==> design.v <==
module bcd (
    start_value,
    reset,
    clock,
    increment,
    convert,
    ready,
    bcd_value,
    int_value,
    num_digits,
    is_invalid
);
    input [33:0] start_value;
    input reset;
    input clock;
    input increment;
    input convert;
    output ready;
    output [43:0] bcd_value;
    output [33:0] int_value;
    output [4:0] num_digits;
    output is_invalid;
    wire _56;
    wire [19:0] _52;
    wire [19:0] _51;
    wire _53;
    wire [15:0] _49;
    wire [15:0] _48;
    wire _50;
    wire [11:0] _46;
    wire [11:0] _45;
    wire _47;
    wire [7:0] _43;
    wire [7:0] _42;
    wire _44;
    wire [3:0] _40;
    wire [3:0] _39;
    wire _41;
    wire [3:0] _34;
    wire [4:0] _35;
    reg _54;
    wire _32;
    wire _55;
    wire _58;
    reg _60;
    wire _1;
    reg _57;
    wire [4:0] _30;
    wire [4:0] _104;
    wire [3:0] _102;
    wire [3:0] _101;
    wire _103;
    wire [4:0] _106;
    wire [4:0] _100;
    wire [3:0] _97;
    wire _99;
    wire [4:0] _107;
    wire [4:0] _96;
    wire [3:0] _93;
    wire _95;
    wire [4:0] _108;
    wire [4:0] _92;
    wire [3:0] _89;
    wire _91;
    wire [4:0] _109;
    wire [4:0] _88;
    wire [3:0] _85;
    wire _87;
    wire [4:0] _110;
    wire [4:0] _84;
    wire [3:0] _81;
    wire _83;
    wire [4:0] _111;
    wire [4:0] _80;
    wire [3:0] _77;
    wire _79;
    wire [4:0] _112;
    wire [4:0] _76;
    wire [3:0] _73;
    wire _75;
    wire [4:0] _113;
    wire [4:0] _72;
    wire [3:0] _69;
    wire _71;
    wire [4:0] _114;
    wire [4:0] _68;
    wire [3:0] _65;
    wire _67;
    wire [4:0] _115;
    wire [4:0] _64;
    wire [3:0] _61;
    wire _63;
    wire [4:0] _116;
    wire [4:0] _117;
    reg [4:0] _118;
    wire [4:0] _3;
    reg [4:0] _31;
    wire [33:0] _119;
    wire [33:0] _123;
    wire [33:0] _124;
    wire [33:0] _121;
    reg [33:0] _126;
    wire [33:0] _5;
    reg [33:0] _120;
    wire [43:0] _37;
    wire [3:0] _341;
    wire [3:0] _342;
    wire [3:0] _338;
    wire _339;
    wire _340;
    wire [3:0] _344;
    wire [3:0] _334;
    wire _331;
    wire _332;
    wire [3:0] _336;
    wire [3:0] _337;
    wire [3:0] _326;
    wire _323;
    wire _324;
    wire [3:0] _328;
    wire [3:0] _329;
    wire [3:0] _318;
    wire _315;
    wire _316;
    wire [3:0] _320;
    wire [3:0] _321;
    wire [3:0] _310;
    wire _307;
    wire _308;
    wire [3:0] _312;
    wire [3:0] _313;
    wire [3:0] _302;
    wire _299;
    wire _300;
    wire [3:0] _304;
    wire [3:0] _305;
    wire [3:0] _294;
    wire _291;
    wire _292;
    wire [3:0] _296;
    wire [3:0] _297;
    wire [3:0] _286;
    wire _283;
    wire _284;
    wire [3:0] _288;
    wire [3:0] _289;
    wire [3:0] _278;
    wire _275;
    wire _276;
    wire [3:0] _280;
    wire [3:0] _281;
    wire [3:0] _270;
    wire _267;
    wire _268;
    wire [3:0] _272;
    wire [3:0] _273;
    wire [3:0] _262;
    wire _259;
    wire _260;
    wire [3:0] _264;
    wire [3:0] _257;
    wire [3:0] _253;
    wire _255;
    wire [3:0] _249;
    wire _251;
    wire [3:0] _245;
    wire _247;
    wire [3:0] _241;
    wire _243;
    wire [3:0] _237;
    wire _239;
    wire [3:0] _233;
    wire _235;
    wire [3:0] _229;
    wire _231;
    wire [3:0] _225;
    wire _227;
    wire [3:0] _221;
    wire _223;
    wire [3:0] _218;
    wire _220;
    wire _224;
    wire _228;
    wire _232;
    wire _236;
    wire _240;
    wire _244;
    wire _248;
    wire _252;
    wire _256;
    wire [3:0] _265;
    wire [43:0] _345;
    wire [32:0] _130;
    wire [33:0] _132;
    wire [33:0] _8;
    wire [33:0] _129;
    reg [33:0] _134;
    wire [33:0] _9;
    reg [33:0] convert_buffer;
    wire _216;
    wire [3:0] _211;
    wire [3:0] _212;
    wire [3:0] _208;
    wire [3:0] _207;
    wire _209;
    wire _210;
    wire [3:0] _213;
    wire [3:0] _205;
    wire [3:0] _200;
    wire _202;
    wire _203;
    wire [3:0] _206;
    wire [3:0] _198;
    wire [3:0] _193;
    wire _195;
    wire _196;
    wire [3:0] _199;
    wire [3:0] _191;
    wire [3:0] _186;
    wire _188;
    wire _189;
    wire [3:0] _192;
    wire [3:0] _184;
    wire [3:0] _179;
    wire _181;
    wire _182;
    wire [3:0] _185;
    wire [3:0] _177;
    wire [3:0] _172;
    wire _174;
    wire _175;
    wire [3:0] _178;
    wire [3:0] _170;
    wire [3:0] _165;
    wire _167;
    wire _168;
    wire [3:0] _171;
    wire [3:0] _163;
    wire [3:0] _158;
    wire _160;
    wire _161;
    wire [3:0] _164;
    wire [3:0] _156;
    wire [3:0] _151;
    wire _153;
    wire _154;
    wire [3:0] _157;
    wire [3:0] _149;
    wire [3:0] _144;
    wire _146;
    wire _147;
    wire [3:0] _150;
    wire [3:0] _142;
    wire [3:0] _137;
    wire _139;
    wire _140;
    wire [3:0] _143;
    wire [43:0] _214;
    wire [42:0] _215;
    wire [43:0] _217;
    wire [43:0] _136;
    reg [43:0] _346;
    wire [43:0] _10;
    reg [43:0] _38;
    wire _364;
    wire [1:0] _25;
    wire vdd;
    wire gnd;
    wire _348;
    reg _349;
    wire _12;
    reg _28;
    wire _29;
    wire [1:0] _362;
    wire [1:0] _59;
    wire [5:0] _359;
    wire [5:0] _350;
    wire _14;
    wire _16;
    wire [5:0] _354;
    wire [5:0] _355;
    wire [5:0] _353;
    reg [5:0] _356;
    wire [5:0] _17;
    reg [5:0] bits_processed;
    wire _360;
    wire [1:0] _361;
    wire [1:0] _133;
    wire [1:0] _125;
    wire _19;
    wire [1:0] _357;
    wire _21;
    wire [1:0] _358;
    reg [1:0] _363;
    wire [1:0] _22;
    (* fsm_encoding="one_hot" *)
    reg [1:0] _26;
    reg _365;
    wire _23;
    assign _56 = 1'b0;
    assign _52 = _38[39:20];
    assign _51 = _38[19:0];
    assign _53 = _51 == _52;
    assign _49 = _38[31:16];
    assign _48 = _38[15:0];
    assign _50 = _48 == _49;
    assign _46 = _38[23:12];
    assign _45 = _38[11:0];
    assign _47 = _45 == _46;
    assign _43 = _38[15:8];
    assign _42 = _38[7:0];
    assign _44 = _42 == _43;
    assign _40 = _38[7:4];
    assign _39 = _38[3:0];
    assign _41 = _39 == _40;
    assign _34 = _31[4:1];
    assign _35 = { _56,
                   _34 };
    always @* begin
        case (_35)
        0:
            _54 <= gnd;
        1:
            _54 <= _41;
        2:
            _54 <= _44;
        3:
            _54 <= _47;
        4:
            _54 <= _50;
        default:
            _54 <= _53;
        endcase
    end
    assign _32 = _31[0:0];
    assign _55 = _32 ? gnd : _54;
    assign _58 = _29 ? _57 : _55;
    always @* begin
        case (_26)
        2'b11:
            _60 <= _58;
        default:
            _60 <= _57;
        endcase
    end
    assign _1 = _60;
    always @(posedge _16) begin
        if (_14)
            _57 <= _56;
        else
            _57 <= _1;
    end
    assign _30 = 5'b00000;
    assign _104 = 5'b00001;
    assign _102 = 4'b0000;
    assign _101 = _38[3:0];
    assign _103 = _101 == _102;
    assign _106 = _103 ? _30 : _104;
    assign _100 = 5'b00010;
    assign _97 = _38[7:4];
    assign _99 = _97 == _102;
    assign _107 = _99 ? _106 : _100;
    assign _96 = 5'b00011;
    assign _93 = _38[11:8];
    assign _95 = _93 == _102;
    assign _108 = _95 ? _107 : _96;
    assign _92 = 5'b00100;
    assign _89 = _38[15:12];
    assign _91 = _89 == _102;
    assign _109 = _91 ? _108 : _92;
    assign _88 = 5'b00101;
    assign _85 = _38[19:16];
    assign _87 = _85 == _102;
    assign _110 = _87 ? _109 : _88;
    assign _84 = 5'b00110;
    assign _81 = _38[23:20];
    assign _83 = _81 == _102;
    assign _111 = _83 ? _110 : _84;
    assign _80 = 5'b00111;
    assign _77 = _38[27:24];
    assign _79 = _77 == _102;
    assign _112 = _79 ? _111 : _80;
    assign _76 = 5'b01000;
    assign _73 = _38[31:28];
    assign _75 = _73 == _102;
    assign _113 = _75 ? _112 : _76;
    assign _72 = 5'b01001;
    assign _69 = _38[35:32];
    assign _71 = _69 == _102;
    assign _114 = _71 ? _113 : _72;
    assign _68 = 5'b01010;
    assign _65 = _38[39:36];
    assign _67 = _65 == _102;
    assign _115 = _67 ? _114 : _68;
    assign _64 = 5'b01011;
    assign _61 = _38[43:40];
    assign _63 = _61 == _102;
    assign _116 = _63 ? _115 : _64;
    assign _117 = _29 ? _116 : _31;
    always @* begin
        case (_26)
        2'b11:
            _118 <= _117;
        default:
            _118 <= _31;
        endcase
    end
    assign _3 = _118;
    always @(posedge _16) begin
        if (_14)
            _31 <= _30;
        else
            _31 <= _3;
    end
    assign _119 = 34'b0000000000000000000000000000000000;
    assign _123 = 34'b0000000000000000000000000000000001;
    assign _124 = _120 + _123;
    assign _121 = _21 ? _8 : _120;
    always @* begin
        case (_26)
        2'b00:
            _126 <= _121;
        2'b10:
            _126 <= _124;
        default:
            _126 <= _120;
        endcase
    end
    assign _5 = _126;
    always @(posedge _16) begin
        if (_14)
            _120 <= _119;
        else
            _120 <= _5;
    end
    assign _37 = 44'b00000000000000000000000000000000000000000000;
    assign _341 = 4'b0001;
    assign _342 = _218 + _341;
    assign _338 = 4'b1001;
    assign _339 = _218 < _338;
    assign _340 = ~ _339;
    assign _344 = _340 ? _102 : _342;
    assign _334 = _221 + _341;
    assign _331 = _221 < _338;
    assign _332 = ~ _331;
    assign _336 = _332 ? _102 : _334;
    assign _337 = _220 ? _336 : _221;
    assign _326 = _225 + _341;
    assign _323 = _225 < _338;
    assign _324 = ~ _323;
    assign _328 = _324 ? _102 : _326;
    assign _329 = _224 ? _328 : _225;
    assign _318 = _229 + _341;
    assign _315 = _229 < _338;
    assign _316 = ~ _315;
    assign _320 = _316 ? _102 : _318;
    assign _321 = _228 ? _320 : _229;
    assign _310 = _233 + _341;
    assign _307 = _233 < _338;
    assign _308 = ~ _307;
    assign _312 = _308 ? _102 : _310;
    assign _313 = _232 ? _312 : _233;
    assign _302 = _237 + _341;
    assign _299 = _237 < _338;
    assign _300 = ~ _299;
    assign _304 = _300 ? _102 : _302;
    assign _305 = _236 ? _304 : _237;
    assign _294 = _241 + _341;
    assign _291 = _241 < _338;
    assign _292 = ~ _291;
    assign _296 = _292 ? _102 : _294;
    assign _297 = _240 ? _296 : _241;
    assign _286 = _245 + _341;
    assign _283 = _245 < _338;
    assign _284 = ~ _283;
    assign _288 = _284 ? _102 : _286;
    assign _289 = _244 ? _288 : _245;
    assign _278 = _249 + _341;
    assign _275 = _249 < _338;
    assign _276 = ~ _275;
    assign _280 = _276 ? _102 : _278;
    assign _281 = _248 ? _280 : _249;
    assign _270 = _253 + _341;
    assign _267 = _253 < _338;
    assign _268 = ~ _267;
    assign _272 = _268 ? _102 : _270;
    assign _273 = _252 ? _272 : _253;
    assign _262 = _257 + _341;
    assign _259 = _257 < _338;
    assign _260 = ~ _259;
    assign _264 = _260 ? _102 : _262;
    assign _257 = _38[43:40];
    assign _253 = _38[39:36];
    assign _255 = _253 == _338;
    assign _249 = _38[35:32];
    assign _251 = _249 == _338;
    assign _245 = _38[31:28];
    assign _247 = _245 == _338;
    assign _241 = _38[27:24];
    assign _243 = _241 == _338;
    assign _237 = _38[23:20];
    assign _239 = _237 == _338;
    assign _233 = _38[19:16];
    assign _235 = _233 == _338;
    assign _229 = _38[15:12];
    assign _231 = _229 == _338;
    assign _225 = _38[11:8];
    assign _227 = _225 == _338;
    assign _221 = _38[7:4];
    assign _223 = _221 == _338;
    assign _218 = _38[3:0];
    assign _220 = _218 == _338;
    assign _224 = _220 ? _223 : gnd;
    assign _228 = _224 ? _227 : gnd;
    assign _232 = _228 ? _231 : gnd;
    assign _236 = _232 ? _235 : gnd;
    assign _240 = _236 ? _239 : gnd;
    assign _244 = _240 ? _243 : gnd;
    assign _248 = _244 ? _247 : gnd;
    assign _252 = _248 ? _251 : gnd;
    assign _256 = _252 ? _255 : gnd;
    assign _265 = _256 ? _264 : _257;
    assign _345 = { _265,
                    _273,
                    _281,
                    _289,
                    _297,
                    _305,
                    _313,
                    _321,
                    _329,
                    _337,
                    _344 };
    assign _130 = convert_buffer[32:0];
    assign _132 = { _130,
                    _56 };
    assign _8 = start_value;
    assign _129 = _21 ? _8 : convert_buffer;
    always @* begin
        case (_26)
        2'b00:
            _134 <= _129;
        2'b01:
            _134 <= _132;
        default:
            _134 <= convert_buffer;
        endcase
    end
    assign _9 = _134;
    always @(posedge _16) begin
        if (_14)
            convert_buffer <= _119;
        else
            convert_buffer <= _9;
    end
    assign _216 = convert_buffer[33:33];
    assign _211 = 4'b0011;
    assign _212 = _207 + _211;
    assign _208 = 4'b0101;
    assign _207 = _38[3:0];
    assign _209 = _207 < _208;
    assign _210 = ~ _209;
    assign _213 = _210 ? _212 : _207;
    assign _205 = _200 + _211;
    assign _200 = _38[7:4];
    assign _202 = _200 < _208;
    assign _203 = ~ _202;
    assign _206 = _203 ? _205 : _200;
    assign _198 = _193 + _211;
    assign _193 = _38[11:8];
    assign _195 = _193 < _208;
    assign _196 = ~ _195;
    assign _199 = _196 ? _198 : _193;
    assign _191 = _186 + _211;
    assign _186 = _38[15:12];
    assign _188 = _186 < _208;
    assign _189 = ~ _188;
    assign _192 = _189 ? _191 : _186;
    assign _184 = _179 + _211;
    assign _179 = _38[19:16];
    assign _181 = _179 < _208;
    assign _182 = ~ _181;
    assign _185 = _182 ? _184 : _179;
    assign _177 = _172 + _211;
    assign _172 = _38[23:20];
    assign _174 = _172 < _208;
    assign _175 = ~ _174;
    assign _178 = _175 ? _177 : _172;
    assign _170 = _165 + _211;
    assign _165 = _38[27:24];
    assign _167 = _165 < _208;
    assign _168 = ~ _167;
    assign _171 = _168 ? _170 : _165;
    assign _163 = _158 + _211;
    assign _158 = _38[31:28];
    assign _160 = _158 < _208;
    assign _161 = ~ _160;
    assign _164 = _161 ? _163 : _158;
    assign _156 = _151 + _211;
    assign _151 = _38[35:32];
    assign _153 = _151 < _208;
    assign _154 = ~ _153;
    assign _157 = _154 ? _156 : _151;
    assign _149 = _144 + _211;
    assign _144 = _38[39:36];
    assign _146 = _144 < _208;
    assign _147 = ~ _146;
    assign _150 = _147 ? _149 : _144;
    assign _142 = _137 + _211;
    assign _137 = _38[43:40];
    assign _139 = _137 < _208;
    assign _140 = ~ _139;
    assign _143 = _140 ? _142 : _137;
    assign _214 = { _143,
                    _150,
                    _157,
                    _164,
                    _171,
                    _178,
                    _185,
                    _192,
                    _199,
                    _206,
                    _213 };
    assign _215 = _214[42:0];
    assign _217 = { _215,
                    _216 };
    assign _136 = _21 ? _37 : _38;
    always @* begin
        case (_26)
        2'b00:
            _346 <= _136;
        2'b01:
            _346 <= _217;
        2'b10:
            _346 <= _345;
        default:
            _346 <= _38;
        endcase
    end
    assign _10 = _346;
    always @(posedge _16) begin
        if (_14)
            _38 <= _37;
        else
            _38 <= _10;
    end
    assign _364 = _21 ? gnd : vdd;
    assign _25 = 2'b00;
    assign vdd = 1'b1;
    assign gnd = 1'b0;
    assign _348 = _29 ? vdd : gnd;
    always @* begin
        case (_26)
        2'b11:
            _349 <= _348;
        default:
            _349 <= _28;
        endcase
    end
    assign _12 = _349;
    always @(posedge _16) begin
        if (_14)
            _28 <= _56;
        else
            _28 <= _12;
    end
    assign _29 = ~ _28;
    assign _362 = _29 ? _26 : _25;
    assign _59 = 2'b11;
    assign _359 = 6'b100001;
    assign _350 = 6'b000000;
    assign _14 = reset;
    assign _16 = clock;
    assign _354 = 6'b000001;
    assign _355 = bits_processed + _354;
    assign _353 = _21 ? _350 : bits_processed;
    always @* begin
        case (_26)
        2'b00:
            _356 <= _353;
        2'b01:
            _356 <= _355;
        default:
            _356 <= bits_processed;
        endcase
    end
    assign _17 = _356;
    always @(posedge _16) begin
        if (_14)
            bits_processed <= _350;
        else
            bits_processed <= _17;
    end
    assign _360 = bits_processed == _359;
    assign _361 = _360 ? _59 : _26;
    assign _133 = 2'b01;
    assign _125 = 2'b10;
    assign _19 = increment;
    assign _357 = _19 ? _125 : _26;
    assign _21 = convert;
    assign _358 = _21 ? _133 : _357;
    always @* begin
        case (_26)
        2'b00:
            _363 <= _358;
        2'b01:
            _363 <= _361;
        2'b10:
            _363 <= _59;
        2'b11:
            _363 <= _362;
        default:
            _363 <= _26;
        endcase
    end
    assign _22 = _363;
    always @(posedge _16) begin
        if (_14)
            _26 <= _25;
        else
            _26 <= _22;
    end
    always @* begin
        case (_26)
        2'b00:
            _365 <= _364;
        default:
            _365 <= gnd;
        endcase
    end
    assign _23 = _365;
    assign ready = _23;
    assign bcd_value = _38;
    assign int_value = _120;
    assign num_digits = _31;
    assign is_invalid = _57;
endmodule
module aoc (
    data_value,
    data_valid,
    reset,
    clock,
    puzzle,
    result_valid,
    result_value,
    data_ready,
    debug
);
    input [63:0] data_value;
    input data_valid;
    input reset;
    input clock;
    input [4:0] puzzle;
    output result_valid;
    output [63:0] result_value;
    output data_ready;
    output [1:0] debug;
    wire [1:0] _29;
    wire [1:0] _63;
    wire [1:0] _59;
    wire [1:0] _58;
    wire [1:0] _60;
    wire [1:0] _61;
    wire [1:0] _62;
    wire [1:0] _64;
    wire [1:0] _66;
    wire [1:0] _67;
    wire [1:0] _1;
    reg [1:0] _30;
    wire _68;
    wire _72;
    wire _70;
    wire _71;
    wire _73;
    wire _74;
    wire _3;
    reg _69;
    wire [63:0] _89;
    wire [33:0] _79;
    wire [29:0] _78;
    wire [63:0] _80;
    wire [63:0] _81;
    wire _77;
    wire [63:0] _82;
    wire [63:0] _83;
    wire [63:0] _84;
    wire [63:0] _85;
    wire [63:0] _86;
    wire [63:0] _87;
    wire [63:0] _88;
    wire [63:0] _5;
    reg [63:0] invalid_sum;
    wire [63:0] _91;
    wire [63:0] _92;
    wire [63:0] _93;
    wire [63:0] _94;
    wire [63:0] _95;
    wire [63:0] _6;
    reg [63:0] _90;
    wire _150;
    wire _151;
    wire _152;
    wire [33:0] _33;
    wire [33:0] _146;
    wire [33:0] _147;
    wire [33:0] _142;
    wire [33:0] _143;
    wire [33:0] _144;
    wire [63:0] _9;
    wire [33:0] _136;
    wire _11;
    wire [33:0] _137;
    wire [33:0] _133;
    wire [33:0] _134;
    wire _126;
    wire [33:0] _97;
    wire [33:0] _96;
    wire [33:0] _98;
    wire [33:0] _99;
    wire [33:0] _100;
    wire [33:0] _101;
    wire [33:0] _12;
    reg [33:0] range;
    wire [33:0] _118;
    wire _56;
    wire _102;
    wire _103;
    wire _104;
    wire _105;
    wire _106;
    wire _107;
    wire _13;
    reg _51;
    wire gnd;
    wire _109;
    wire _110;
    wire _111;
    wire _112;
    wire _14;
    reg _49;
    wire _16;
    wire _18;
    wire [84:0] _52;
    wire _53;
    wire _54;
    wire _57;
    wire [33:0] _119;
    wire [33:0] _116;
    wire [33:0] _120;
    wire [33:0] _121;
    wire [33:0] _122;
    wire [33:0] _123;
    wire [33:0] _124;
    wire [33:0] _19;
    reg [33:0] range_counter;
    wire _47;
    wire _127;
    wire vdd;
    wire _108;
    wire _125;
    wire _128;
    wire _129;
    wire _130;
    wire _131;
    wire _20;
    reg _40;
    wire _42;
    wire [33:0] _135;
    wire [33:0] _138;
    wire [33:0] _139;
    wire [33:0] _140;
    wire [33:0] _21;
    reg [33:0] _36;
    wire _38;
    wire [33:0] _145;
    wire [33:0] _148;
    wire [33:0] _149;
    wire [33:0] _22;
    reg [33:0] _32;
    wire _34;
    wire _153;
    wire [4:0] _27;
    wire [4:0] _24;
    wire _28;
    wire _154;
    wire _25;
    reg _114;
    assign _29 = 2'b00;
    assign _63 = 2'b01;
    assign _59 = 2'b11;
    assign _58 = 2'b10;
    assign _60 = _57 ? _59 : _58;
    assign _61 = _47 ? _60 : _30;
    assign _62 = _42 ? _61 : _30;
    assign _64 = _38 ? _63 : _62;
    assign _66 = _34 ? _29 : _64;
    assign _67 = _28 ? _66 : _30;
    assign _1 = _67;
    always @(posedge _18) begin
        if (_16)
            _30 <= _29;
        else
            _30 <= _1;
    end
    assign _68 = 1'b0;
    assign _72 = _11 ? gnd : vdd;
    assign _70 = _11 ? gnd : vdd;
    assign _71 = _38 ? _70 : gnd;
    assign _73 = _34 ? _72 : _71;
    assign _74 = _28 ? _73 : _69;
    assign _3 = _74;
    always @(posedge _18) begin
        if (_16)
            _69 <= _68;
        else
            _69 <= _3;
    end
    assign _89 = 64'b0000000000000000000000000000000000000000000000000000000000000000;
    assign _79 = _52[78:45];
    assign _78 = 30'b000000000000000000000000000000;
    assign _80 = { _78,
                   _79 };
    assign _81 = invalid_sum + _80;
    assign _77 = _52[84:84];
    assign _82 = _77 ? _81 : invalid_sum;
    assign _83 = _57 ? _82 : invalid_sum;
    assign _84 = _47 ? _83 : invalid_sum;
    assign _85 = _42 ? _84 : invalid_sum;
    assign _86 = _38 ? invalid_sum : _85;
    assign _87 = _34 ? invalid_sum : _86;
    assign _88 = _28 ? _87 : invalid_sum;
    assign _5 = _88;
    always @(posedge _18) begin
        if (_16)
            invalid_sum <= _89;
        else
            invalid_sum <= _5;
    end
    assign _91 = _47 ? _90 : invalid_sum;
    assign _92 = _42 ? _91 : _90;
    assign _93 = _38 ? _90 : _92;
    assign _94 = _34 ? _90 : _93;
    assign _95 = _28 ? _94 : _90;
    assign _6 = _95;
    always @(posedge _18) begin
        if (_16)
            _90 <= _89;
        else
            _90 <= _6;
    end
    assign _150 = _47 ? gnd : vdd;
    assign _151 = _42 ? _150 : gnd;
    assign _152 = _38 ? _114 : _151;
    assign _33 = 34'b0000000000000000000000000000000000;
    assign _146 = _9[33:0];
    assign _147 = _11 ? _146 : _32;
    assign _142 = _114 ? _33 : _32;
    assign _143 = _47 ? _32 : _142;
    assign _144 = _42 ? _143 : _32;
    assign _9 = data_value;
    assign _136 = _9[33:0];
    assign _11 = data_valid;
    assign _137 = _11 ? _136 : _36;
    assign _133 = _114 ? _33 : _36;
    assign _134 = _47 ? _36 : _133;
    assign _126 = _114 ? gnd : _125;
    assign _97 = 34'b0000000000000000000000000000000001;
    assign _96 = _36 - _32;
    assign _98 = _96 + _97;
    assign _99 = _38 ? range : _98;
    assign _100 = _34 ? range : _99;
    assign _101 = _28 ? _100 : range;
    assign _12 = _101;
    always @(posedge _18) begin
        if (_16)
            range <= _33;
        else
            range <= _12;
    end
    assign _118 = range_counter + _97;
    assign _56 = _51 == gnd;
    assign _102 = _57 ? vdd : gnd;
    assign _103 = _47 ? _102 : gnd;
    assign _104 = _42 ? _103 : gnd;
    assign _105 = _38 ? _51 : _104;
    assign _106 = _34 ? _51 : _105;
    assign _107 = _28 ? _106 : _51;
    assign _13 = _107;
    always @(posedge _18) begin
        if (_16)
            _51 <= _68;
        else
            _51 <= _13;
    end
    assign gnd = 1'b0;
    assign _109 = _108 ? vdd : gnd;
    assign _110 = _38 ? _49 : _109;
    assign _111 = _34 ? _49 : _110;
    assign _112 = _28 ? _111 : _49;
    assign _14 = _112;
    always @(posedge _18) begin
        if (_16)
            _49 <= _68;
        else
            _49 <= _14;
    end
    assign _16 = reset;
    assign _18 = clock;
    bcd
        bcd
        ( .clock(_18),
          .reset(_16),
          .convert(_49),
          .start_value(_32),
          .increment(_51),
          .ready(_52[0:0]),
          .bcd_value(_52[44:1]),
          .int_value(_52[78:45]),
          .num_digits(_52[83:79]),
          .is_invalid(_52[84:84]) );
    assign _53 = _52[0:0];
    assign _54 = _53 == vdd;
    assign _57 = _54 & _56;
    assign _119 = _57 ? _118 : range_counter;
    assign _116 = _114 ? _33 : range_counter;
    assign _120 = _47 ? _119 : _116;
    assign _121 = _42 ? _120 : range_counter;
    assign _122 = _38 ? range_counter : _121;
    assign _123 = _34 ? range_counter : _122;
    assign _124 = _28 ? _123 : range_counter;
    assign _19 = _124;
    always @(posedge _18) begin
        if (_16)
            range_counter <= _33;
        else
            range_counter <= _19;
    end
    assign _47 = range_counter < range;
    assign _127 = _47 ? _125 : _126;
    assign vdd = 1'b1;
    assign _108 = ~ _40;
    assign _125 = _108 ? vdd : _40;
    assign _128 = _42 ? _127 : _125;
    assign _129 = _38 ? _40 : _128;
    assign _130 = _34 ? _40 : _129;
    assign _131 = _28 ? _130 : _40;
    assign _20 = _131;
    always @(posedge _18) begin
        if (_16)
            _40 <= _68;
        else
            _40 <= _20;
    end
    assign _42 = _40 == vdd;
    assign _135 = _42 ? _134 : _36;
    assign _138 = _38 ? _137 : _135;
    assign _139 = _34 ? _36 : _138;
    assign _140 = _28 ? _139 : _36;
    assign _21 = _140;
    always @(posedge _18) begin
        if (_16)
            _36 <= _33;
        else
            _36 <= _21;
    end
    assign _38 = _36 == _33;
    assign _145 = _38 ? _32 : _144;
    assign _148 = _34 ? _147 : _145;
    assign _149 = _28 ? _148 : _32;
    assign _22 = _149;
    always @(posedge _18) begin
        if (_16)
            _32 <= _33;
        else
            _32 <= _22;
    end
    assign _34 = _32 == _33;
    assign _153 = _34 ? _114 : _152;
    assign _27 = 5'b00100;
    assign _24 = puzzle;
    assign _28 = _24 == _27;
    assign _154 = _28 ? _153 : _114;
    assign _25 = _154;
    always @(posedge _18) begin
        if (_16)
            _114 <= _68;
        else
            _114 <= _25;
    end
    assign result_valid = _114;
    assign result_value = _90;
    assign data_ready = _69;
    assign debug = _30;
endmodule
module aoc_top (
    puzzle,
    data_value,
    data_valid,
    reset,
    clock,
    result_valid,
    result_value,
    data_ready,
    debug
);
    input [4:0] puzzle;
    input [63:0] data_value;
    input data_valid;
    input reset;
    input clock;
    output result_valid;
    output [63:0] result_value;
    output data_ready;
    output [1:0] debug;
    wire [1:0] _16;
    wire _17;
    wire [63:0] _18;
    wire [4:0] _5;
    wire [63:0] _7;
    wire _9;
    wire _11;
    wire _13;
    wire [67:0] _15;
    wire _19;
    assign _16 = _15[67:66];
    assign _17 = _15[65:65];
    assign _18 = _15[64:1];
    assign _5 = puzzle;
    assign _7 = data_value;
    assign _9 = data_valid;
    assign _11 = reset;
    assign _13 = clock;
    aoc
        aoc
        ( .clock(_13),
          .reset(_11),
          .data_valid(_9),
          .data_value(_7),
          .puzzle(_5),
          .result_valid(_15[0:0]),
          .result_value(_15[64:1]),
          .data_ready(_15[65:65]),
          .debug(_15[67:66]) );
    assign _19 = _15[0:0];
    assign result_valid = _19;
    assign result_value = _18;
    assign data_ready = _17;
    assign debug = _16;
endmodule
module aoc_day2 (
    input         clock,
    input         reset,
    input  [63:0] data_value,
    input         data_valid,
    output        data_ready,
    output        result_valid,
    output [63:0] result_value
);
    wire [1:0] debug_unused;
    aoc aoc (
        .clock        (clock),
        .reset        (reset),
        .puzzle       (5'b00100),
        .data_value   (data_value),
        .data_valid   (data_valid),
        .data_ready   (data_ready),
        .result_valid (result_valid),
        .result_value (result_value),
        .debug        (debug_unused)
    );
endmodule
==> run.sh <==
#!/bin/bash
# the make line also repeats each setting of config.mk as NAME=value (left out here)
make -C /OpenROAD-flow-scripts/flow DESIGN_CONFIG=/design/flow/config.mk WORK_HOME=/design/flow/orfs CLKGATE_MAP_FILE= finish
==> config.mk <==
export PLATFORM = sky130hd
export DESIGN_NAME = aoc_day2
export DESIGN_NICKNAME = aoc_day2
export VERILOG_FILES = /design/flow/design.v
export SDC_FILE = /design/flow/constraint.sdc
export NUM_CORES = 4
export LEC_CHECK = 0
export CAP_MARGIN = 20
export CORE_MARGIN = 2
export CORE_UTILIZATION = 40
export SLEW_MARGIN = 20
==> constraint.sdc <==
create_clock -name core_clock -period 3.9 [get_ports {clock}]
set_input_delay 0.7800 -clock core_clock [delete_from_list [all_inputs] [get_ports {clock}]]
set_output_delay 0.7800 -clock core_clock [all_outputs]
set_load 0.01 [all_outputs]
==> reports/metrics.yaml, run 1 <==
outcome:
  status: "complete, no violations"
global_routing:
  grt_pass1_wl_um: 109000
  grt_pass1_vias: 21500
  grt_max_degree: 170
  grt_usage: 0.211
  antenna_found_initial: 3
  grt_remaining_overflow: 0
synth:
  synth-cells-yosys: 3083
  synth_cells: 3083
  synth_nets: 3321
  ys_warn_count: 2
  synth_area_leader_cell: "dfxtp_1"
  xor_share: 0.0476
  ff_type: "dfxtp_1"
  ys_top_cells_by_count: "451 x nand2_1, 397 x dfxtp_1, 356 x a21oi_1"
  synthAoiAreaFrac: 0.221
  synth.distinct_cells: 94
  mux_share: 0.0317
  syn_area_per_cell_um2: 7.76
  topCombFamilyByArea: "simple AND/OR/NAND/NOR gates"
  numSynthFlops: 397
  synth-async-reset-ratio: 0
  top_cell_area_share: 0.332
  edf_count: 0
  ys_area_um2: 23900
  top_cell: "nand2_1"
  ys_sh_adder: 0.0900
  ys_seq_frac: 0.332
  top_cells_by_area: "dfxtp_1 33%, ha_1 8.8%, a21oi_1 7.4%"
  synth_area_um2: 23900
  simple_gate_area_frac: 0.225
clocking:
  cts_hold_buf: 0
  clkTransAtPathRegs_ns: 0.06
  cts_tree: "built"
  clock_sinks: 397
  cts_resized: 0
  cts_setup_buffers: 0
  insertion_delay_ns: 0.61
  clock-root-buffer: "clkbuf_16"
  htreeDepth: 2
  cts_made_buffers: 47
  clockBufferDepth: 3
critical_path:
  r2r-start: "aoc.range_counter[15]"
  reg2reg_depth: 10
  path_cells: "ha_1 -> a21o_1 -> a21o_1 -> a21oi_1 -> o311ai_1 -> a22oi_4 -> nand2_1 -> mux2i_1 -> o21ai_0 -> a21oi_1"
  path_class: "reg -> reg"
  r2r-end: "aoc.range_counter[14]"
  cp.depth: 10
  crit_required_ns: 4.40
  setup.worst_path.end: "aoc.range_counter[14]"
  cp-start-kind: "flip-flop"
  crit_slowest_cell: "mux2i_1"
  crit_buf_inv: 0
  critPathLaunch: "aoc.range_counter[15]"
  cpPeakStageDelay_ns: 0.87
  critPathCaptureType: "flip-flop"
  critical_path.top_delay_family: "AND-OR/OR-AND gates"
  r2r_slack_ns: 0.30
  critical_path_arrival_ns: 4.10
  cp_max_fo: 14
hold_path:
  hold_depth: 2
  min_from: "aoc._90[42]"
  holdPathEnd: "aoc._90[42]"
  hold_class: "reg -> reg"
final_timing:
  slew_headroom: 0.294
  tightest_slew_ns: 1.03
  drv_slew: 0
  setup_tns_ns: 0
  finalCritPeriodShare: 0.923
  finalWorstSetupSlack_ns: 0.302
  min_period_ns: 3.60
  fin_worst_skew_ns: 0.0338
  hold_violations: 0
  setup_violations: 0
  grt_setup_unrepaired: "false"
  fmax_ghz: 0.278
power_and_ir_drop:
  swShare: 0.432
  p_comb_frac: 0.480
  powerSeq_mw: 5.35
  seqPwrFrac: 0.284
  maxPowerGroup: "combinational logic"
  power_density_nw_per_um2: 694
  max-vdd-ir-drop_uv: 681
  p_switching_mw: 8.14
  clock_power_mw: 4.46
  p_total_mw: 18.9
  p_int_mw: 10.7
  p_clk_frac: 0.236
  p_leak_nw: 10.2
  powerComb_mw: 9.05
floorplanning:
  ios: 133
  row_count: 89
  dieHeight_um: 249
  die_w_um: 249
  dieArea_um2: 61800
  core_um2: 59100
  fp_util: 0.405
routing:
  drcViolationCount: 0
  num_vias: 22100
  avgViaCountPerCell: 5.68
  wl_per_cell_um: 17.2
  routed_wl_um: 67100
  antenna_left: 0
  dr.pass1.iters: 18
  drt_iter0_markers: 1628
flow_run:
  drv_cap: 0
  openroad.warnings: 82
placed_design:
  place.gp.congestion: 0.892
  dp_hpwl_um: 48300
  place_ws_ns: 0.341
  io_buffer_count: 102
final_layout:
  final_nets: 3329
  fin_util: 0.459
  syn_to_final_growth_pct: 13.5
-- layer usage --
metal | wire length (µm) | vias up | GRT usage
met2 | 32400 | 468 | 0.368
met3 | 3250 | 91 | 0.0327
li1 | - | 11000 | -
met4 | 1260 | 0 | 0.0533
met5 | 0 | - | 0
met1 | 30200 | 10600 | 0.272
-- cell type report --
class / count / area [µm²]
Antenna cell: 2 / 5.00
Clock buffer: 60 / 1260
Clock inverter: 20 / 272
Fill cell: 5875 / 32000
Inverter: 140 / 526
Multi-Input combinational cell: 2356 / 14800
Sequential cell: 397 / 7950
Tap cell: 773 / 967
Timing Repair Buffer: 149 / 1420
-- through the flow --
| stage | cell area, µm² | hold WS [ns] | std cells |
|---|---|---|---|
| 6_report | 27200 | 0.450 | 3897 |
| 5_1_grt | 27200 | 0.470 | 3895 |
| 4_1_cts | 27200 | 0.452 | 3895 |
| 3_5_place_dp | 25600 | 0.444 | 3815 |
| 3_3_place_gp | 25600 | 0.442 | 3815 |
| 2_1_floorplan | 23900 | 0.432 | 3083 |
==> run 2, diff against run 1 <==
CORE_UTILIZATION = 64   (was 40)
CTS_CLUSTER_SIZE = 95   (was unset)
clock period = 2.63 ns   (was 3.9 ns; I/O delays follow)
==> run 2 against run 1 <==
The flow now stops in global routing (5_1_grt). Die size shrank 37%. Synthesized cell count is the same. Area after synthesis is the same.
==> reports/metrics.yaml, run 2 <==
floorplanning:
  dieArea_um2: 39000  # was 61800 µm²
  die_w_um: 197  # was 249 µm
  row_count: 70  # was 89
  dieHeight_um: 197  # was 249 µm
  core_um2: 36700  # was 59100 µm²
  fp_util: 0.652  # was 0.405
  ios: 133  # unchanged
clocking:
  cts_made_buffers: 44  # was 47
  cts_hold_buf: 0  # unchanged
  htreeDepth: 2  # unchanged
  clock-root-buffer: "clkbuf_16"  # unchanged
  clockBufferDepth: 3  # unchanged
  clock_sinks: 397  # unchanged
placed_design:
  dp_hpwl_um: 52200  # was 48300 µm
  place_ws_ns: -0.417  # was 0.341 ns
  io_buffer_count: 102  # unchanged
  place.gp.congestion: 0.935  # was 0.892
synth:
  ys_seq_frac: 0.332  # unchanged
  ys_area_um2: 23900  # unchanged
  synth_cells: 3083  # unchanged
  topCombFamilyByArea: "simple AND/OR/NAND/NOR gates"  # unchanged
  numSynthFlops: 397  # unchanged
  ys_top_cells_by_count: "451 x nand2_1, 397 x dfxtp_1, 356 x a21oi_1"  # unchanged
  top_cell_area_share: 0.332  # unchanged
  top_cell: "nand2_1"  # unchanged
  synth_area_um2: 23900  # unchanged
  synth.distinct_cells: 94  # unchanged
  simple_gate_area_frac: 0.225  # unchanged
  ff_type: "dfxtp_1"  # unchanged
  ys_warn_count: 2  # unchanged
  synthAoiAreaFrac: 0.221  # unchanged
  mux_share: 0.0317  # unchanged
  synth_nets: 3321  # unchanged
  synth-async-reset-ratio: 0  # unchanged
  xor_share: 0.0476  # unchanged
  top_cells_by_area: "dfxtp_1 33%, ha_1 8.8%, a21oi_1 7.4%"  # unchanged
  synth-cells-yosys: 3083  # unchanged
  edf_count: 0  # unchanged
  syn_area_per_cell_um2: 7.76  # unchanged
  ys_sh_adder: 0.0900  # unchanged
  synth_area_leader_cell: "dfxtp_1"  # unchanged
global_routing:
  grt_usage: 0.712
  grt_remaining_overflow: 29
outcome:
  stop_stage: "global routing (5_1_grt)"
  status: "did not finish"  # was complete, no violations
  error: "[ERROR GRT-0232] Routing congestion too high. Check the congestion heatmap in the GUI."
## run 2: timing repair
item,4_1_cts
pin swaps,220
cloned,22
endpoints found under the setup margin,255
gates resized,315
setup buffers,41
## run 2: per-layer routing
layer  track usage  GRT overflow
met3         0.505             2
met2         0.932            11
met5         0.103             0
met1         0.711             0
met4         0.715            16
## run 2: per-stage QoR
| step | std cells | power [mW] | util | cell area (µm²) |
|---|---|---|---|---|
| 3_3_place_gp | 3883 | 24.0 | 0.775 | 28400 |
| 3_5_place_dp | 3883 | 24.6 | 0.775 | 28400 |
| 4_1_cts | 4023 | 33.8 | 0.876 | 32200 |
| 2_1_floorplan | 3083 | 18.2 | - | 24200 |
==> run 3, diff against run 2 <==
CORE_UTILIZATION = 72   (was 64)
CTS_CLUSTER_DIAMETER = 97   (was unset)
CTS_CLUSTER_SIZE = 30   (was 95)
MIN_ROUTING_LAYER = met1   (was unset)
PLACE_DENSITY_LB_ADDON = 0.27   (was unset)
SETUP_SLACK_MARGIN = 0.36   (was unset)
SLEW_MARGIN = 30   (was 20)
TNS_END_PERCENT = 95   (was unset)
clock period = 3.06 ns   (was 2.63 ns; I/O delays follow)
==> run 3 against run 2 <==
The run again fails in global routing (5_1_grt). Area after synthesis unchanged. Die size decreased by 11%. Synthesized cell count unchanged.
==> reports/metrics.yaml, run 3 <==
outcome:
  status: "did not finish"  # unchanged
  stop_stage: "global routing (5_1_grt)"  # unchanged
  error: "[ERROR GRT-0232] Routing congestion too high. Check the congestion heatmap in the GUI."  # unchanged
synth:
  syn_area_per_cell_um2: 7.76  # unchanged
  ff_type: "dfxtp_1"  # unchanged
  synth_area_leader_cell: "dfxtp_1"  # unchanged
  topCombFamilyByArea: "simple AND/OR/NAND/NOR gates"  # unchanged
  synth_nets: 3321  # unchanged
  synth-cells-yosys: 3083  # unchanged
  top_cell: "nand2_1"  # unchanged
  edf_count: 0  # unchanged
  synth.distinct_cells: 94  # unchanged
  top_cell_area_share: 0.332  # unchanged
  numSynthFlops: 397  # unchanged
  ys_warn_count: 2  # unchanged
  synth-async-reset-ratio: 0  # unchanged
  ys_top_cells_by_count: "451 x nand2_1, 397 x dfxtp_1, 356 x a21oi_1"  # unchanged
  ys_area_um2: 23900  # unchanged
  mux_share: 0.0317  # unchanged
  synth_cells: 3083  # unchanged
  synthAoiAreaFrac: 0.221  # unchanged
  ys_sh_adder: 0.0900  # unchanged
  ys_seq_frac: 0.332  # unchanged
  top_cells_by_area: "dfxtp_1 33%, ha_1 8.8%, a21oi_1 7.4%"  # unchanged
  xor_share: 0.0476  # unchanged
  simple_gate_area_frac: 0.225  # unchanged
  synth_area_um2: 23900  # unchanged
floorplanning:
  ios: 133  # unchanged
  dieArea_um2: 34700  # was 39000 µm²
  dieHeight_um: 186  # was 197 µm
  row_count: 66  # was 70
  core_um2: 32600  # was 36700 µm²
  die_w_um: 186  # was 197 µm
  fp_util: 0.734  # was 0.652
clocking:
  clockBufferDepth: 3  # unchanged
  clock_sinks: 397  # unchanged
  clock-root-buffer: "clkbuf_16"  # unchanged
  htreeDepth: 1  # was 2
  cts_made_buffers: 17  # was 44
placed_design:
  dp_hpwl_um: 49000  # was 52200 µm
  place_ws_ns: -0.144  # was -0.417 ns
  io_buffer_count: 102  # unchanged
  dp_cells: 3607  # was 3883
  place.gp.congestion: 0.934  # was 0.935
global_routing:
  grt_usage: 0.787
  grt_remaining_overflow: 118
[run 3: metal layers]
layer  GRT overflow  track usage
met1              0        0.790
met2             55        0.961
met3              4        0.617
met4             59        0.823
met5              0        0.152
[run 3: metrics by stage]
stage                     instance area [µm²]  power [mW]
after global placement                  26400        19.0
after detailed placement                26400        19.5
after CTS                               28500        24.0
after floorplan                         24200        15.6
[run 3: what timing repair did]
action,4_1_cts
cloned,10
hold endpoints to repair,0
setup endpoints to repair,244
pin swaps,86
hold buffers,0
resized,207
setup buffers,45
==> run 4, diff against run 3 <==
ABC_AREA = 1   (was unset)
CELL_PAD_IN_SITES_DETAIL_PLACEMENT = 1   (was unset)
CELL_PAD_IN_SITES_GLOBAL_PLACEMENT = 1   (was unset)
CORE_UTILIZATION = 40   (was 72)
CTS_CLUSTER_DIAMETER = unset   (was 97)
CTS_CLUSTER_SIZE = 85   (was 30)
GPL_ROUTABILITY_DRIVEN = 0   (was unset)
MIN_ROUTING_LAYER = met2   (was met1)
PLACE_DENSITY_LB_ADDON = 0.09   (was 0.27)
SETUP_SLACK_MARGIN = unset   (was 0.36)
SLEW_MARGIN = 20   (was 30)
TNS_END_PERCENT = unset   (was 95)
clock period = 5.0 ns   (was 3.06 ns; I/O delays follow)
==> run 4 against run 3 <==
Now clean on timing, DRC and antenna. Area after synthesis rose by 14%. Die size rose by 100%. Synthesized cell count rose by 41%.
==> reports/metrics.yaml, run 4 <==
critical_path:
  critical_path_arrival_ns: 4.00
  crit_buf_inv: 1
  path_cells: "nor2_1 -> nand2_1 -> nor2_1 -> nand2_1 -> nor2_2 -> nand2_2 -> buf_4 -> nand2_2 -> nor2_4 -> nand3_4 -> nand2_2 -> nand2_1 -> a21oi_1"
  setup.worst_path.end: "aoc._36[12]"
  reg2reg_depth: 13
  r2r-start: "aoc._36[25]"
  r2r_slack_ns: 1.54
  crit_required_ns: 5.54
  critPathLaunch: "aoc._36[25]"
  cp.depth: 13
  cp_max_fo: 35
  cpPeakStageDelay_ns: 0.82
  cp-start-kind: "flip-flop"
  critPathCaptureType: "flip-flop"
  critical_path.top_delay_family: "simple AND/OR/NAND/NOR gates"
  crit_slowest_cell: "nand2_2"
  path_class: "reg -> reg"
  r2r-end: "aoc._36[12]"
clocking:
  cts_tree: "built"
  clock-root-buffer: "clkbuf_16"  # unchanged
  clockBufferDepth: 3  # unchanged
  cts_made_buffers: 48  # was 17
  cts_hold_buf: 0  # unchanged
  insertion_delay_ns: 0.63
  clkTransAtPathRegs_ns: 0.06
  cts_resized: 0  # was 207
  clock_sinks: 397  # unchanged
  cts_setup_buffers: 0  # was 45
  htreeDepth: 2  # was 1
synth:
  top_cell_area_share: 0.292  # was 0.332
  synth_area_um2: 27300  # was 23900 µm²
  synth.distinct_cells: 54  # was 94
  synth-cells-yosys: 4336  # was 3083
  ys_warn_count: 2  # unchanged
  ff_type: "dfxtp_1"  # unchanged
  ys_sh_adder: 0.0791  # was 0.0900
  synth_nets: 4574  # was 3321
  synth_cells: 4336  # was 3083
  numSynthFlops: 397  # unchanged
  mux_share: 0  # was 0.0317
  ys_seq_frac: 0.292  # was 0.332
  xor_share: 0.0405  # was 0.0476
  ys_area_um2: 27300  # was 23900 µm²
  top_cell: "nand2_1"  # unchanged
  synthAoiAreaFrac: 0.160  # was 0.221
  ys_top_cells_by_count: "1076 x nand2_1, 512 x inv_1, 509 x nor2_1"  # was 451 x nand2_1, 397 x dfxtp_1, 356 x a21oi_1
  topCombFamilyByArea: "simple AND/OR/NAND/NOR gates"  # unchanged
  simple_gate_area_frac: 0.326  # was 0.225
  synth_area_leader_cell: "dfxtp_1"  # unchanged
  edf_count: 0  # unchanged
  syn_area_per_cell_um2: 6.29  # was 7.76 µm²
  top_cells_by_area: "dfxtp_1 29%, nand2_1 15%, ha_1 7.8%"  # was dfxtp_1 33%, ha_1 8.8%, a21oi_1 7.4%
  synth-async-reset-ratio: 0  # unchanged
floorplanning:
  ios: 133  # unchanged
  core_um2: 67300  # was 32600 µm²
  dieHeight_um: 265  # was 186 µm
  fp_util: 0.405  # was 0.734
  dieArea_um2: 70200  # was 34700 µm²
  die_w_um: 265  # was 186 µm
  row_count: 95  # was 66
power_and_ir_drop:
  powerSeq_mw: 4.82
  p_switching_mw: 9.40
  clock_power_mw: 3.67
  powerComb_mw: 9.74
  p_clk_frac: 0.201
  p_leak_nw: 13.3
  max-vdd-ir-drop_uv: 523
  p_comb_frac: 0.534
  swShare: 0.516
  power_density_nw_per_um2: 599
  p_int_mw: 8.83
  seqPwrFrac: 0.264
  maxPowerGroup: "combinational logic"
routing:
  maxUsedRoutingLayer: "met5"
  wl_per_cell_um: 19.4
  met2_length_um: 47800
  met3_length_um: 44100
  antenna_left: 0
  drt_iter0_markers: 6069
  avgViaCountPerCell: 7.61
  routed_wl_um: 102000
  met1_length_um: 0
  drcViolationCount: 0
  num_vias: 39800
  dr.pass1.iters: 13
final_timing:
  hold_violations: 0
  fin_worst_skew_ns: 0.0246
  setup_tns_ns: 0
  grt_setup_unrepaired: "false"
  drv_slew: 0
  fmax_ghz: 0.289
  tightest_slew_ns: 0.943
  finalCritPeriodShare: 0.693
  min_period_ns: 3.46
  slew_headroom: 0.370
  setup_violations: 0
hold_path:
  min_from: "aoc._90[59]"
  holdPathEnd: "aoc._90[59]"
  hold_depth: 2
  hold_class: "reg -> reg"
global_routing:
  grt_pass1_vias: 43500
  grt_pass1_wl_um: 158000
  grt_max_degree: 148
  antenna_found_initial: 0
  grt_usage: 0.425
  grt_remaining_overflow: 0
final_layout:
  regArea_um2: 7950
  syn_to_final_growth_pct: 11.6
  fin_util: 0.452
  logic_area_um2: 16500
  final_nets: 4568
  num-fill-cells: 9001
placed_design:
  io_buffer_count: 102  # unchanged
  dp_hpwl_um: 72100  # was 49000 µm
outcome:
  status: "complete, no violations"  # was did not finish
flow_run:
  drv_cap: 0
  openroad.warnings: 82
run 4: routing by layer:
| layer | GRT usage | vias to the layer above |
|---|---|---|
| li1 | - | 14000 |
| met5 | 0.178 | - |
| met1 | - | 14000 |
| met4 | 0.0675 | 39 |
| met2 | 0.482 | 10800 |
| met3 | 0.601 | 976 |
run 4: final cells by class:
class | instances | area share
Multi-Input combinational cell | 3224 | 0.544
Sequential cell | 397 | 0.261
Inverter | 532 | 0.0658
Clock buffer | 65 | 0.0456
Timing Repair Buffer | 127 | 0.0421
Tap cell | 873 | 0.0359
Clock inverter | 15 | 0.00555
Antenna cell | 2 | 0.000164
run 4: stage by stage:
step | hold slack [ns] | area (µm²) | std cells | power (mW) | setup slack [ns]
after global placement | 0.450 | 28800 | 5151 | 13.7 | 1.70
after floorplan | 0.433 | 27300 | 4336 | 11.2 | 2.71
final | 0.457 | 30400 | 5235 | 18.2 | 1.54
after global routing | 0.481 | 30400 | 5233 | 19.5 | 1.42
after detailed placement | 0.451 | 28800 | 5152 | 14.0 | 1.63
after CTS | 0.461 | 30400 | 5232 | 17.6 | 1.61
==> run 5, diff against run 4 <==
ABC_AREA = unset   (was 1)
CAP_MARGIN = 5   (was 20)
CELL_PAD_IN_SITES_DETAIL_PLACEMENT = unset   (was 1)
CELL_PAD_IN_SITES_GLOBAL_PLACEMENT = unset   (was 1)
CORE_UTILIZATION = 72   (was 40)
CTS_CLUSTER_DIAMETER = 97   (was unset)
CTS_CLUSTER_SIZE = 30   (was 85)
GPL_ROUTABILITY_DRIVEN = unset   (was 0)
MIN_ROUTING_LAYER = met1   (was met2)
PLACE_DENSITY = 0.64   (was unset)
PLACE_DENSITY_LB_ADDON = unset   (was 0.09)
SETUP_SLACK_MARGIN = 0.39   (was unset)
SLEW_MARGIN = 30   (was 20)
TNS_END_PERCENT = 95   (was unset)
clock period = 3.06 ns   (was 5.0 ns; I/O delays follow)
==> run 5 against run 4 <==
The run now fails in global routing (5_1_grt). Area after synthesis shrank 12%. Die size shrank 51%. Synthesized cell count shrank 29%.
==> reports/metrics.yaml, run 5 <==
outcome:
  status: "did not finish"  # was complete, no violations
  stop_stage: "global routing (5_1_grt)"
  error: "[ERROR DPL-0038] Utilization greater than 100%, impossible to legalize"
synth:
  xor_share: 0.0476  # was 0.0405
  ys_top_cells_by_count: "451 x nand2_1, 397 x dfxtp_1, 356 x a21oi_1"  # was 1076 x nand2_1, 512 x inv_1, 509 x nor2_1
  syn_area_per_cell_um2: 7.76  # was 6.29 µm²
  ys_sh_adder: 0.0900  # was 0.0791
  top_cell: "nand2_1"  # unchanged
  synth_area_um2: 23900  # was 27300 µm²
  ys_warn_count: 2  # unchanged
  simple_gate_area_frac: 0.225  # was 0.326
  synth_cells: 3083  # was 4336
  synth_area_leader_cell: "dfxtp_1"  # unchanged
  ff_type: "dfxtp_1"  # unchanged
  synth-async-reset-ratio: 0  # unchanged
  numSynthFlops: 397  # unchanged
  top_cells_by_area: "dfxtp_1 33%, ha_1 8.8%, a21oi_1 7.4%"  # was dfxtp_1 29%, nand2_1 15%, ha_1 7.8%
  topCombFamilyByArea: "simple AND/OR/NAND/NOR gates"  # unchanged
  synthAoiAreaFrac: 0.221  # was 0.160
  synth.distinct_cells: 94  # was 54
  edf_count: 0  # unchanged
  synth-cells-yosys: 3083  # was 4336
  ys_seq_frac: 0.332  # was 0.292
  ys_area_um2: 23900  # was 27300 µm²
  mux_share: 0.0317  # was 0
  synth_nets: 3321  # was 4574
  top_cell_area_share: 0.332  # was 0.292
placed_design:
  dp_cells: 3598  # was 5152
  place.gp.congestion: 0.951
  dp_hpwl_um: 48500  # was 72100 µm
  place_ws_ns: -0.0424  # was 1.63 ns
  io_buffer_count: 102  # unchanged
floorplanning:
  dieHeight_um: 186  # was 265 µm
  die_w_um: 186  # was 265 µm
  ios: 133  # unchanged
  fp_util: 0.734  # was 0.405
  core_um2: 32600  # was 67300 µm²
  row_count: 66  # was 95
  dieArea_um2: 34700  # was 70200 µm²
clocking:
  clock_sinks: 397  # unchanged
  clockBufferDepth: 3  # unchanged
  cts_made_buffers: 17  # was 48
  clock-root-buffer: "clkbuf_16"  # unchanged
  htreeDepth: 1  # was 2
  cts_hold_buf: 0  # unchanged
## run 5: repair_timing
action | 4_1_cts
resized | 329
pin swaps | 162
setup endpoints to repair | 260
gates cloned | 28
buffers inserted | 74
## run 5: per-stage QoR
stage	hold WS, ns	area, µm²
4_1_cts	0.456	29700
3_5_place_dp	0.445	26300
3_3_place_gp	0.439	26300
2_1_floorplan	0.432	24200
==> run 6, diff against run 5 <==
CAP_MARGIN = 15   (was 5)
CTS_CLUSTER_DIAMETER = 50   (was 97)
PLACE_DENSITY = 0.66   (was 0.64)
SETUP_SLACK_MARGIN = 0.81   (was 0.39)
SLEW_MARGIN = 10   (was 30)
clock period = 3.27 ns   (was 3.06 ns; I/O delays follow)
==> run 6 against run 5 <==
The run again fails in global routing (5_1_grt). Synthesized cell count is the same. Area after synthesis is the same. Die size is the same.
==> reports/metrics.yaml, run 6 <==
synth:
  mux_share: 0.0317  # unchanged
  synth_cells: 3083  # unchanged
  xor_share: 0.0476  # unchanged
  top_cells_by_area: "dfxtp_1 33%, ha_1 8.8%, a21oi_1 7.4%"  # unchanged
  syn_area_per_cell_um2: 7.76  # unchanged
  synth_area_leader_cell: "dfxtp_1"  # unchanged
  ys_top_cells_by_count: "451 x nand2_1, 397 x dfxtp_1, 356 x a21oi_1"  # unchanged
  synth_nets: 3321  # unchanged
  simple_gate_area_frac: 0.225  # unchanged
  top_cell_area_share: 0.332  # unchanged
  ff_type: "dfxtp_1"  # unchanged
  edf_count: 0  # unchanged
  synthAoiAreaFrac: 0.221  # unchanged
  numSynthFlops: 397  # unchanged
  synth-cells-yosys: 3083  # unchanged
  synth.distinct_cells: 94  # unchanged
  ys_sh_adder: 0.0900  # unchanged
  ys_warn_count: 2  # unchanged
  ys_area_um2: 23900  # unchanged
  ys_seq_frac: 0.332  # unchanged
  synth-async-reset-ratio: 0  # unchanged
  synth_area_um2: 23900  # unchanged
  topCombFamilyByArea: "simple AND/OR/NAND/NOR gates"  # unchanged
  top_cell: "nand2_1"  # unchanged
outcome:
  error: "[ERROR DPL-0038] Utilization greater than 100%, impossible to legalize"  # unchanged
  stop_stage: "global routing (5_1_grt)"  # unchanged
  status: "did not finish"  # unchanged
clocking:
  cts_made_buffers: 41  # was 17
  clock_sinks: 397  # unchanged
  clockBufferDepth: 3  # unchanged
  htreeDepth: 2  # was 1
  cts_hold_buf: 0  # unchanged
  clock-root-buffer: "clkbuf_16"  # unchanged
floorplanning:
  die_w_um: 186  # unchanged
  ios: 133  # unchanged
  row_count: 66  # unchanged
  fp_util: 0.734  # unchanged
  dieHeight_um: 186  # unchanged
  dieArea_um2: 34700  # unchanged
  core_um2: 32600  # unchanged
placed_design:
  place_ws_ns: 0.0478  # was -0.0424 ns
  io_buffer_count: 102  # unchanged
  placed_cell_area_um2: 25900  # was 26300 µm²
  place.gp.congestion: 0.943  # was 0.951
  dp_hpwl_um: 48200  # was 48500 µm
-- run 6: repair_timing --
action / CTS
buffers inserted: 127
cloned: 35
pin swaps: 189
resized: 482
setup endpoints to repair: 296
-- run 6: metrics by stage --
step / cells / power, mW
2_1_floorplan: 3083 / 14.9
3_5_place_dp: 3509 / 17.9
3_3_place_gp: 3509 / 17.5
4_1_cts: 3747 / 27.1
==> run 7, diff against run 6 <==
CAP_MARGIN = 20   (was 15)
CTS_CLUSTER_DIAMETER = 62   (was 50)
CTS_CLUSTER_SIZE = 28   (was 30)
MIN_ROUTING_LAYER = unset   (was met1)
PLACE_DENSITY = unset   (was 0.66)
PLACE_DENSITY_LB_ADDON = 0.28   (was unset)
SETUP_SLACK_MARGIN = 0.74   (was 0.81)
SLEW_MARGIN = 20   (was 10)
TNS_END_PERCENT = unset   (was 95)
clock period = 4.78 ns   (was 3.27 ns; I/O delays follow)
==> run 7 against run 6 <==
The run now finishes clean. Die size unchanged. Synthesized cell count unchanged. Area after synthesis unchanged.
==> reports/metrics.yaml, run 7 <==
final_layout:
  num-fill-cells: 2262
  fin_util: 0.804
  logic_area_um2: 14800
  final_nets: 3294
  regArea_um2: 7950
  syn_to_final_growth_pct: 9.64
clocking:
  cts_resized: 0  # was 482
  insertion_delay_ns: 0.56
  clock-root-buffer: "clkbuf_16"  # unchanged
  clkTransAtPathRegs_ns: 0.09
  cts_tree: "built"
  clockBufferDepth: 3  # unchanged
  htreeDepth: 2  # unchanged
  cts_hold_buf: 0  # unchanged
  clock_sinks: 397  # unchanged
  cts_made_buffers: 34  # was 41
  cts_setup_buffers: 0  # was 127
critical_path:
  reg2reg_depth: 10
  critPathLaunch: "aoc.range_counter[7]"
  cpPeakStageDelay_ns: 0.64
  crit_slowest_cell: "a311o_1"
  path_cells: "ha_1 -> a21o_1 -> a221oi_2 -> a2bb2oi_1 -> o311ai_1 -> a22oi_4 -> nand2_2 -> a311o_1 -> or4_1 -> a21oi_1"
  r2r-end: "aoc.invalid_sum[60]"
  cp-start-kind: "flip-flop"
  path_class: "reg -> reg"
  crit_buf_inv: 0
  setup.worst_path.end: "aoc.invalid_sum[60]"
  crit_required_ns: 5.26
  cp_max_fo: 26
  cp.depth: 10
  critical_path_arrival_ns: 4.27
  r2r-start: "aoc.range_counter[7]"
  critPathCaptureType: "flip-flop"
  critical_path.top_delay_family: "AND-OR/OR-AND gates"
  r2r_slack_ns: 0.99
outcome:
  status: "complete, no violations"  # was did not finish
synth:
  synth_area_um2: 23900  # unchanged
  topCombFamilyByArea: "simple AND/OR/NAND/NOR gates"  # unchanged
  edf_count: 0  # unchanged
  xor_share: 0.0476  # unchanged
  ys_area_um2: 23900  # unchanged
  synth_area_leader_cell: "dfxtp_1"  # unchanged
  top_cells_by_area: "dfxtp_1 33%, ha_1 8.8%, a21oi_1 7.4%"  # unchanged
  synth.distinct_cells: 94  # unchanged
  synth_cells: 3083  # unchanged
  mux_share: 0.0317  # unchanged
  top_cell: "nand2_1"  # unchanged
  synth-async-reset-ratio: 0  # unchanged
  ff_type: "dfxtp_1"  # unchanged
  top_cell_area_share: 0.332  # unchanged
  synth-cells-yosys: 3083  # unchanged
  ys_seq_frac: 0.332  # unchanged
  ys_warn_count: 2  # unchanged
  numSynthFlops: 397  # unchanged
  simple_gate_area_frac: 0.225  # unchanged
  syn_area_per_cell_um2: 7.76  # unchanged
  synth_nets: 3321  # unchanged
  synthAoiAreaFrac: 0.221  # unchanged
  ys_sh_adder: 0.0900  # unchanged
  ys_top_cells_by_count: "451 x nand2_1, 397 x dfxtp_1, 356 x a21oi_1"  # unchanged
power_and_ir_drop:
  p_comb_frac: 0.491
  swShare: 0.453
  p_switching_mw: 6.67
  p_leak_nw: 9.88
  power_density_nw_per_um2: 560
  p_int_mw: 8.04
  seqPwrFrac: 0.303
  maxPowerGroup: "combinational logic"
  clock_power_mw: 3.04
  max-vdd-ir-drop_uv: 806
  p_clk_frac: 0.207
  powerSeq_mw: 4.45
  powerComb_mw: 7.21
routing:
  avgViaCountPerCell: 6.52
  num_vias: 23000
  drt_iter0_markers: 2251
  wl_per_cell_um: 18.2
  routed_wl_um: 64000
  drcViolationCount: 0
  dr.pass1.iters: 6
  antenna_left: 0
global_routing:
  grt_remaining_overflow: 0
  grt_max_degree: 133
  antenna_found_initial: 4
  grt_pass1_vias: 21900
  grt_usage: 0.356
  grt_pass1_wl_um: 105000
placed_design:
  io_buffer_count: 102  # unchanged
  dp_hpwl_um: 44300  # was 48200 µm
  place.gp.congestion: 0.959  # was 0.943
final_timing:
  min_period_ns: 3.79
  hold_violations: 0
  grt_setup_unrepaired: "false"
  fin_worst_skew_ns: 0.0323
  setup_tns_ns: 0
  setup_violations: 0
  finalCritPeriodShare: 0.793
  fmax_ghz: 0.264
  tightest_slew_ns: 1.15
  slew_headroom: 0.232
  drv_slew: 0
hold_path:
  hold_class: "reg -> reg"
  hold_depth: 2
  min_from: "aoc.range[18]"
  holdPathEnd: "aoc.range[18]"
floorplanning:
  die_w_um: 186  # unchanged
  dieHeight_um: 186  # unchanged
  row_count: 66  # unchanged
  ios: 133  # unchanged
  dieArea_um2: 34700  # unchanged
  fp_util: 0.734  # unchanged
  core_um2: 32600  # unchanged
flow_run:
  drv_cap: 0
  openroad.warnings: 85
==> run 7: cell type report <==
cell class	count	area share
clock inverters	23	0.0108
multi-input cells	2356	0.563
repair buffers	127	0.0467
well taps	442	0.0211
diodes	3	0.000286
clock buffers	38	0.0354
inverters	140	0.0200
flip-flops and latches	397	0.303
==> run 7: metal layers <==
layer	vias up	global-route usage	share of wire
met3	220	0.0480	0.072
met4	2	0.167	0.043
met1	10900	0.440	0.40
met2	980	0.614	0.48
met5	-	0	0.00019
li1	10900	-	-
==> run 7: through the flow <==
step / setup slack [ns] / cell area, µm² / hold WS (ns) / total power [mW] / std cells
global route: 0.789 / 26200 / 0.476 / 15.6 / 3523
CTS: 0.979 / 26200 / 0.453 / 14.5 / 3523
finish: 0.992 / 26200 / 0.452 / 14.7 / 3526
detailed placement: 1.04 / 25000 / 0.445 / 11.5 / 3462
global placement: 1.16 / 25000 / 0.442 / 11.2 / 3462
floorplan: 1.69 / 23900 / 0.432 / 9.75 / 3083
==> run 8, diff against run 7 <==
CORE_UTILIZATION = 58   (was 72)
CTS_CLUSTER_DIAMETER = unset   (was 62)
CTS_CLUSTER_SIZE = unset   (was 28)
PLACE_DENSITY_LB_ADDON = unset   (was 0.28)
SETUP_SLACK_MARGIN = unset   (was 0.74)
clock period = 2.37 ns   (was 4.78 ns; I/O delays follow)
==> run 8 against run 7 <==
Now fails the layout checks on setup timing. Global-route usage fell by 0.27 points. Area after synthesis did not move. Wire length rose by 48%. Critical path type unchanged. Highest routed layer unchanged. Utilization rose by 4.6 points. Hold slack got worse by 0.20 ns. Cell area rose by 32%. First-iteration DRC count rose by 38%. Critical path depth rose by 3. Critical endpoint is now aoc.invalid_sum[36]. Largest power group unchanged.
==> reports/metrics.yaml, run 8 <==
critical_path:
  crit_required_ns: 2.86  # was 5.26 ns
  critical_path_arrival_ns: 3.74  # was 4.27 ns
  crit_slowest_cell: "a2111oi_4"  # was a311o_1
  cpPeakStageDelay_ns: 0.54  # was 0.64 ns
  critPathCaptureType: "flip-flop"  # unchanged
  r2r-start: "aoc.bcd._120[3]"  # was aoc.range_counter[7]
  cp_max_fo: 8  # was 26
  reg2reg_depth: 13  # was 10
  r2r-end: "aoc.invalid_sum[36]"  # was aoc.invalid_sum[60]
  cp.depth: 13  # was 10
  cp-start-kind: "flip-flop"  # unchanged
  path_class: "reg -> reg"  # unchanged
  setup.worst_path.end: "aoc.invalid_sum[36]"  # was aoc.invalid_sum[60]
  critical_path.top_delay_family: "AND-OR/OR-AND gates"  # unchanged
floorplanning:
  dieArea_um2: 42900  # was 34700 µm²
  die_w_um: 207  # was 186 µm
  fp_util: 0.587  # was 0.734
  row_count: 74  # was 66
  ios: 133  # unchanged
final_timing:
  grt_setup_unrepaired: "true"  # was false
  tightest_slew_ns: 0.759  # was 1.15 ns
  setup_violations: 291  # was 0
  finalWorstSetupSlack_ns: -0.877  # was 0.992 ns
power_and_ir_drop:
  clock_power_mw: 7.30  # was 3.04 mW
  p_int_mw: 23.7  # was 8.04 mW
  p_leak_nw: 13.9  # was 9.88 nW
  p_clk_frac: 0.176  # was 0.207
  p_switching_mw: 17.7  # was 6.67 mW
  max-vdd-ir-drop_uv: 1920  # was 806 µV
  powerSeq_mw: 8.47  # was 4.45 mW
  power_density_nw_per_um2: 1200  # was 560 nW/µm²
placed_design:
  dp_hpwl_um: 55400  # was 44300 µm
  dp_cells: 4053  # was 3462
  io_buffer_count: 102  # unchanged
synth:
  ys_sh_adder: 0.0900  # unchanged
  xor_share: 0.0476  # unchanged
  synth.distinct_cells: 94  # unchanged
  ys_top_cells_by_count: "451 x nand2_1, 397 x dfxtp_1, 356 x a21oi_1"  # unchanged
  synth-cells-yosys: 3083  # unchanged
  top_cell: "nand2_1"  # unchanged
  synth_area_leader_cell: "dfxtp_1"  # unchanged
  edf_count: 0  # unchanged
  top_cell_area_share: 0.332  # unchanged
  ys_area_um2: 23900  # unchanged
  simple_gate_area_frac: 0.225  # unchanged
  synth-async-reset-ratio: 0  # unchanged
  ys_seq_frac: 0.332  # unchanged
outcome:
  violations: "setup timing"
  status: "failed layout checks"  # was complete, no violations
hold_path:
  holdPathEnd: "aoc._90[45]"  # was aoc.range[18]
  hold_depth: 2  # unchanged
  hold_class: "in -> reg"  # was reg -> reg
global_routing:
  met2_usage: 0.591  # was 0.614
  gr-usage-met1: 0.455  # was 0.440
  busiest_layer: "met2"  # unchanged
routing:
  avgViaCountPerCell: 6.46  # was 6.52
  routed_wl_um: 94500  # was 64000 µm
  num_vias: 27300  # was 23000
  drt_iter0_markers: 3116  # was 2251
  num_antenna_cells: 0  # was 3
  dr.pass1.iters: 10  # was 6
flow_run:
  openroad.warnings: 84  # was 85
final_layout:
  layoutNonFillerInstCount: 4217  # was 3526
  syn_to_final_growth_pct: 44.7  # was 9.64%
  final_nets: 3889  # was 3294
  num-fill-cells: 2251  # was 2262
clocking:
  clock-root-buffer: "clkbuf_16"  # unchanged
  clock_sinks: 397  # unchanged
  htreeDepth: 2  # unchanged
  cts_made_buffers: 46  # was 34
  cts_hold_buf: 0  # unchanged
run 8: layout make-up:
type                    count  share of cell area
multi-input cells        2359               0.504
flip-flops and latches    397               0.232
repair buffers            707               0.186
clock buffers              65              0.0382
well taps                 532              0.0192
inverters                 140              0.0153
clock inverters            17             0.00524
run 8: layer usage:
layer	vias up	routed length, µm	part of all wire
met5	-	13	0.00014
met4	2	6210	0.066
met3	484	9420	0.10
met2	1691	43600	0.46
met1	13000	35300	0.37
li1	12100	-	-
run 8: through the flow:
step	cell area (µm²)	setup WS (ns)	power, mW
2_1_floorplan	24700	-0.430	20.8
3_3_place_gp	29600	-0.655	27.6
3_5_place_dp	29600	-0.677	28.1
4_1_cts	32200	-0.646	37.2
5_1_grt	34600	-0.898	43.2
6_report	34600	-0.877	41.4
run 8: repair_timing:
action,CTS,global route
gates resized,137,439
buffers inserted,28,40
endpoints found under the setup margin,293,302
gates cloned,7,23
pin swaps,101,237
No activity file was given, so power comes from the tool's default toggle rates.
